==> inputs of job 4875 <==
==> flow/design.v <==
module rtcClkDivider (
	input sys_clk,
	input rst,
	output tick_500Hz,  
	output tick_5s      
);
reg [10:0]counter1;
reg [128:0] counter2;
parameter KEYCHANGE_PERIOD = 5 ;   
localparam [128:0] ctrl = KEYCHANGE_PERIOD*10;
always @(posedge sys_clk) begin
	if (rst) begin
		counter1 <= 0;
		counter2 <= 0;
	end
	else begin
		if (counter1==999) begin
			counter1 <=counter1+1;
		end
		else if (counter1==1999) begin
			counter1 <=0;
		end
		else begin
			counter1<=counter1+1;
		end
		if (counter2==(ctrl/2-1)) begin
			counter2 <=counter2+1;
		end
		else if (counter2==(ctrl-1)) begin
			counter2 <=0;
		end
		else begin
			counter2 <=counter2+1;
		end
	end
end
assign tick_500Hz = !rst && (counter1==999) ;
assign tick_5s = !rst && (counter2==(ctrl/2-1)) ;
endmodule
module timekeeper (
	input clk,     
	input rst,
	input en,
	output[15:0] cur_time	
);
reg [15:0] ct;
always @(posedge clk) begin
	if (rst) begin
		ct <= 0;
	end
	else if (en) begin
		if (ct==16'b1111111111111111) begin
			ct<=0;
		end
		else begin
			ct<=ct+1;
		end
	end
end
assign cur_time =ct ;
endmodule
module hasher (
	input clk,     
	input rst,
	input en,
	input [15:0] cur_time,
	input [15:0] student_id,
	output [15:0] cur_hash	
);
reg [31:0] prev_hash;
reg [15:0] curhash;
always @(*) begin
	prev_hash=cur_hash;
	prev_hash=(cur_time^student_id)-prev_hash;
	prev_hash=prev_hash*prev_hash;
	prev_hash=prev_hash>>8;
	prev_hash=prev_hash & 16'b1111111111111111;
end
always @(posedge clk) begin
	if (rst) begin
		curhash <= 0;
	end
	else if (en) begin
		curhash <= prev_hash[15:0];
	end
end
assign cur_hash = curhash ;
endmodule
module buttonFsm (
	input clk,
	input rst,
	input en,
	input button,    
	output stateful_button
);
reg sb;
reg [1:0] state;
always @(posedge clk) begin
	if (rst) begin
		state <= 0;
	end
	else if (en) begin
	case(state)
	0:
	begin
		if (button) begin
			state <=3;
		end
		else begin
			state <=0;	
		end	
	end
	1:
	begin
		if (button) begin
			state <=2;
		end
		else begin
			state <=1;	
		end	
	end
	2:
	begin
		if (button) begin
			state <=2;
		end
		else begin
			state <=0;	
		end	
	end
	3:
	begin
		if (button) begin
			state <=3;
		end
		else begin
			state <=1;	
		end	
	end
	default: begin
	end
	endcase
	end
end
always @(state or button) begin
	sb=0;
	case(state)
	0:
	begin
		if (button) begin
			sb=1;
		end
		else begin
			sb=0;	
		end	
	end
	1:
	begin
		if (button) begin
			sb=0;
		end
		else begin
			sb=1;	
		end	
	end
	2:
	begin
		if (button) begin
			sb=0;
		end
		else begin
			sb=0;
		end	
	end
	3:
	begin
		if (button) begin
			sb=1;
		end
		else begin
			sb=1;
		end	
	end
	default:
	 begin
	end
	endcase
end
assign stateful_button = sb ;
endmodule
module b16toBCD (
	input [15:0] to_display,
	input enable,
	output [3:0] D5,	
	output [3:0] D4,	
	output [3:0] D3,	
	output [3:0] D2,	
	output [3:0] D1	
);
	reg [15:0] temp;
	reg [3:0] t5;	
	reg [3:0] t4;
	reg [3:0] t3;
	reg [3:0] t2;
	reg [3:0] t1;
	always @(enable or to_display) begin
		temp = to_display ;
		if (enable==0) begin
			t5 = 4'b1111 ;
			t4 = 4'b1111 ;
			t3 = 4'b1111 ;
			t2 = 4'b1111 ;
			t1 = 4'b1111 ;
		end	
		else begin
			t1 = temp % 10 ;
			temp =temp/10 ;
			t2 = temp % 10 ;
			temp =temp/10 ;
			t3 = temp % 10 ;
			temp =temp/10 ;
			t4 = temp % 10 ;
			temp =temp/10 ;
			t5 = temp % 10 ;
		end
	end
	assign D5 =t5 ;
	assign D4 = t4 ;
	assign D3 = t3 ;
	assign D2 =  t2;
	assign D1 = t1 ;
endmodule
module top (
	input sysclk,     
	input rst,        
	input button_in,
	input [15:0] student_id,
	output[3:0] D5_out,	
	output[3:0] D4_out,	
	output[3:0] D3_out,	
	output[3:0] D2_out,	
	output[3:0] D1_out		
);
wire tick500;
wire tick5s;
wire [15:0] curtime;
wire [15:0] curhash;
wire disp;
rtcClkDivider clkd(
	.sys_clk(sysclk),    
	.rst(rst),
	.tick_500Hz(tick500), 
	.tick_5s(tick5s)
	);
timekeeper timekep(
	.clk(sysclk),    
	.rst(rst),
	.en(tick5s),
	.cur_time(curtime)	
	);
hasher hs(
	.clk(sysclk),  
	.rst(rst),
	.en(tick5s),
	.cur_time(curtime),
	.student_id(student_id),
	.cur_hash(curhash)	
	);
buttonFsm button(
	.clk(sysclk),
	.rst(rst),
	.en(tick500),
	.button(button_in),    
	.stateful_button(disp)
	);
b16toBCD display(
	.to_display(curhash),
	.enable(disp),
	.D5(D5_out),	
	.D4(D4_out),
	.D3(D3_out),
	.D2(D2_out),
	.D1(D1_out)
	);
endmodule
==> flow/run.sh <==
#!/bin/bash
# the make line also repeats each setting of config.mk as NAME=value (left out here)
make -C /OpenROAD-flow-scripts/flow DESIGN_CONFIG=/design/flow/config.mk WORK_HOME=/design/flow/orfs CLKGATE_MAP_FILE= finish
==> flow/config.mk <==
export PLATFORM = sky130hd
export DESIGN_NAME = top
export DESIGN_NICKNAME = top
export VERILOG_FILES = /design/flow/design.v
export SDC_FILE = /design/flow/constraint.sdc
export NUM_CORES = 4
export LEC_CHECK = 0
export ABC_AREA = 1
export CAP_MARGIN = 20
export CELL_PAD_IN_SITES_DETAIL_PLACEMENT = 2
export CELL_PAD_IN_SITES_GLOBAL_PLACEMENT = 3
export CORE_MARGIN = 10
export CORE_UTILIZATION = 40
export GPL_ROUTABILITY_DRIVEN = 1
export GPL_TIMING_DRIVEN = 0
export MAX_ROUTING_LAYER = met4
export MIN_ROUTING_LAYER = met2
export PLACE_DENSITY_LB_ADDON = 0.06
export SETUP_SLACK_MARGIN = 5.0
export SLEW_MARGIN = 20
==> flow/constraint.sdc <==
create_clock -name core_clock -period 25.0 [get_ports {sysclk}]
set_input_delay 5.0000 -clock core_clock [delete_from_list [all_inputs] [get_ports {sysclk}]]
set_output_delay 5.0000 -clock core_clock [all_outputs]
set_load 0.01 [all_outputs]
==> job 7477: changes against job 4875 <==
==> flow/config.mk (replaced) <==
export PLATFORM = sky130hd
export DESIGN_NAME = top
export DESIGN_NICKNAME = top
export VERILOG_FILES = /design/flow/design.v
export SDC_FILE = /design/flow/constraint.sdc
export NUM_CORES = 4
export LEC_CHECK = 0
export CAP_MARGIN = 20
export CORE_MARGIN = 2
export CORE_UTILIZATION = 53
export CTS_CLUSTER_DIAMETER = 394
export CTS_CLUSTER_SIZE = 98
export SLEW_MARGIN = 20
==> results <==
| quantity | job 4875 | job 7477 |
|---|---|---|
| Met1 Track Usage GR | 0% | 36.6% |
| Standard-cell rows | 88 | 77 |
| Highest achievable clock rate | 0.0499 GHz | 0.0505 GHz |
| Well Taps | 765 | 592 |
| Capture point of the worst path | D4_out[3] | D4_out[2] |
| Routed Wire Length | 109000 um | 63400 um |
| Result of the run | finished clean | finished clean |
| Post-layout period usage of the worst path | 80.1% | 79.2% |
| Post-Synth AOI/OAI Area | 8.89% | 19.1% |
| Worst R2R Start | timekep.ct[2] | hs.curhash[3] |
| Post-layout nets | 3994 | 3309 |
| Power Sequential | 0.000281 W | 0.000282 W |
| Sequential cell fraction of total power | 6.9% | 9.8% |
| Multiplexer fraction of the synthesized cell area | 0% | 1.79% |
| Switching power | 0.00243 W | 0.00144 W |
| GP Congestion | 0.921 | 0.935 |
| Number of global-route vias before repair | 39800 | 21100 |
| Critical path buffer and inverter count | 21 | 10 |
Power figures rest on the tool's default switching activity, not on a simulated workload.
